==> flow/design.v (excerpt) <==
module caesar_cipher (
   input            clk
  ,input            rst_n
  ,input            ptxt_valid  
  ,input            mode  
  ,input            key_shift_dir_1  
  ,input            key_shift_dir_3  
  ,input      [4:0] key_shift_num_1  
  ,input      [4:0] key_shift_num_3  
  ,input      [7:0] ptxt_char
  ,output reg [7:0] ctxt_char
  ,output reg       err_invalid_key_shift_num
  ,output reg       err_invalid_ptxt_char
  ,output reg       ctx_ready
);
Size in the first run: roughly 2300 cells after synthesis, roughly 10 flip-flops, ~0.016 mm² of cells after synthesis.
==> flow/config.mk <==
export PLATFORM = sky130hd
export DESIGN_NAME = caesar_cipher
export DESIGN_NICKNAME = caesar_cipher
export VERILOG_FILES = /design/flow/design.v
export SDC_FILE = /design/flow/constraint.sdc
export NUM_CORES = 4
export LEC_CHECK = 0
export CAP_MARGIN = 20
export CORE_MARGIN = 2
export CORE_UTILIZATION = 68
export CTS_CLUSTER_DIAMETER = 44
export SETUP_SLACK_MARGIN = -0.91
export SLEW_MARGIN = 20
==> flow/constraint.sdc <==
create_clock -name core_clock -period 10.4 [get_ports {clk}]
set_input_delay 2.0800 -clock core_clock [delete_from_list [all_inputs] [get_ports {clk}]]
set_output_delay 2.0800 -clock core_clock [all_outputs]
set_load 0.01 [all_outputs]
run.sh (not shown) runs the stock make flow with config.mk's settings and CLKGATE_MAP_FILE=.
The baseline finished but failed the layout checks on setup timing.
Then changed:
- CORE_UTILIZATION: 68 -> 40
- CTS_CLUSTER_DIAMETER: 44 -> not set
- SETUP_SLACK_MARGIN: -0.91 -> not set
- clock period: 10.4 -> 13.6 ns (I/O delays scaled with it)
=>
- This time the run completed with no timing, DRC or antenna violations
- worst setup slack gets better by 2000 ps
- sequential cell count does not change
- die size grows by 68%
- final area goes down by 16%
- sequential share of layout area goes up by 0.24 points
Then changed:
- CORE_UTILIZATION: 40 -> 70
- MAX_ROUTING_LAYER: not set -> met4
- clock period: 13.6 -> 10.7 ns (I/O delays scaled with it)
Result:
- This time the run aborted during global routing
- synthesized cell count stays the same
- synthesized area does not change
- die size shrinks by 42%
Then changed:
- ABC_AREA: not set -> 1
- CTS_CLUSTER_DIAMETER: not set -> 97
- CTS_CLUSTER_SIZE: not set -> 35
- MAX_ROUTING_LAYER: met4 -> not set
- clock period: 10.7 -> 4.14 ns (I/O delays scaled with it)
This time the run never finished: it broke off in detailed placement.
Die size fell by roughly a tenth.
Synthesized area fell by roughly a tenth.
Synthesized cell count rises by a little under a tenth.


Setup of the reference run:
caesar_cipher again, from the RTL that the note above started with.
make LEC_CHECK=0 CAP_MARGIN=25 CELL_PAD_IN_SITES_GLOBAL_PLACEMENT=3 CORE_ASPECT_RATIO=1.14 CORE_MARGIN=3 CORE_UTILIZATION=40 CTS_CLUSTER_DIAMETER=339 GPL_TIMING_DRIVEN=1 MAX_ROUTING_LAYER=met5 PLACE_DENSITY_LB_ADDON=0.1 SLEW_MARGIN=0 finish   # period 9.58 ns
Status the reference run: flow complete, layout not clean - setup timing
Here is what was changed in the inputs of the trial run compared with the reference run.
Settings: swapping 40 for 23 in CORE_UTILIZATION; clearing GPL_TIMING_DRIVEN, which used to be 1; clearing CORE_ASPECT_RATIO, which used to be 1.14; swapping 25 for 20 in CAP_MARGIN; clearing CELL_PAD_IN_SITES_GLOBAL_PLACEMENT, which used to be 3; putting MIN_ROUTING_LAYER at met2 where nothing was set; clearing CTS_CLUSTER_DIAMETER, which used to be 339; clearing MAX_ROUTING_LAYER, which used to be met5; clearing PLACE_DENSITY_LB_ADDON, which used to be 0.1; swapping 3 for 2 in CORE_MARGIN; swapping 9.58 for 14.0 in the clock period (ns, I/O delays scaled along).
Findings:
- The trial run finished end to end and its layout was clean on timing, DRC and antenna.
- The higher share of the clock period used by the worst path of the trial run and the reference run is in the reference run.
- Note that the total half-perimeter wirelength after legalization and detailed placement recorded for the trial run amounts to 0.843 times the value seen in the reference run.
- Origin of the worst setup path: key_shift_num_3[0] -> the reference run, key_shift_num_1[0] -> the trial run
- Diff the reference run -> the trial run: number of antenna repair diodes rose 10; post-route cell area dropped 5700 um^2.
- Cmp the trial run and the reference run / area added between synthesis and finish / higher: the reference run


Starting RTL as in the previous note.
==> flow/config.mk <==
export PLATFORM = sky130hd
export DESIGN_NAME = caesar_cipher
export DESIGN_NICKNAME = caesar_cipher
export VERILOG_FILES = /design/flow/design.v
export SDC_FILE = /design/flow/constraint.sdc
export NUM_CORES = 4
export LEC_CHECK = 0
export ABC_AREA = 1
export CAP_MARGIN = 40
export CELL_PAD_IN_SITES_DETAIL_PLACEMENT = 0
export CELL_PAD_IN_SITES_GLOBAL_PLACEMENT = 0
export CORE_ASPECT_RATIO = 0.5
export CORE_MARGIN = 5
export CORE_UTILIZATION = 29
export CTS_CLUSTER_DIAMETER = 256
export CTS_CLUSTER_SIZE = 98
export GPL_ROUTABILITY_DRIVEN = 0
export GPL_TIMING_DRIVEN = 1
export MIN_ROUTING_LAYER = met1
export PLACE_DENSITY_LB_ADDON = 0.1
export SLEW_MARGIN = 25
export TNS_END_PERCENT = 15
==> flow/constraint.sdc <==
create_clock -name core_clock -period 23.0 [get_ports {clk}]
set_input_delay 4.6000 -clock core_clock [delete_from_list [all_inputs] [get_ports {clk}]]
set_output_delay 4.6000 -clock core_clock [all_outputs]
set_load 0.01 [all_outputs]
Change:
Settings changed: ABC_AREA 1 to not set, CAP_MARGIN 40 to 15, CORE_ASPECT_RATIO 0.5 to not set, CORE_MARGIN 5 to 2, CORE_UTILIZATION 29 to 57, CTS_CLUSTER_DIAMETER 256 to 389, CTS_CLUSTER_SIZE 98 to not set, GPL_ROUTABILITY_DRIVEN 0 to not set, SLEW_MARGIN 25 to 20, TNS_END_PERCENT 15 to 65.
Clock period 23.0 ns to 10.7 ns, I/O delays scaled along.
Outcome:
- The changed run finished with negative setup slack left
- cell count decreases by about 2.8%
- wire length increases by 23%
- global-route usage increases by 21 points
- sequential share of layout area decreases by 0.45 points
Change:
Settings changed: CAP_MARGIN 15 to 20, CELL_PAD_IN_SITES_DETAIL_PLACEMENT 0 to not set, CELL_PAD_IN_SITES_GLOBAL_PLACEMENT 0 to not set, CORE_UTILIZATION 57 to 68, CTS_CLUSTER_DIAMETER 389 to not set, GPL_TIMING_DRIVEN 1 to not set, HOLD_SLACK_MARGIN set to -0.08, MIN_ROUTING_LAYER met1 to not set, PLACE_DENSITY_LB_ADDON 0.1 to not set, TNS_END_PERCENT 65 to not set.
What happened: The changed run aborted during global routing; area after synthesis is unchanged; synthesized cell count is unchanged; die area is lower by about a fifth.
Change:
Settings changed: CORE_UTILIZATION 68 to 40, HOLD_SLACK_MARGIN -0.08 to not set.
Clock period 10.7 ns to 14.0 ns, I/O delays scaled along.
Result: With this change the flow completed with no timing, DRC or antenna violations. Die area is higher by well over a third. Synthesized cell count is unchanged. Area after synthesis stays the same.
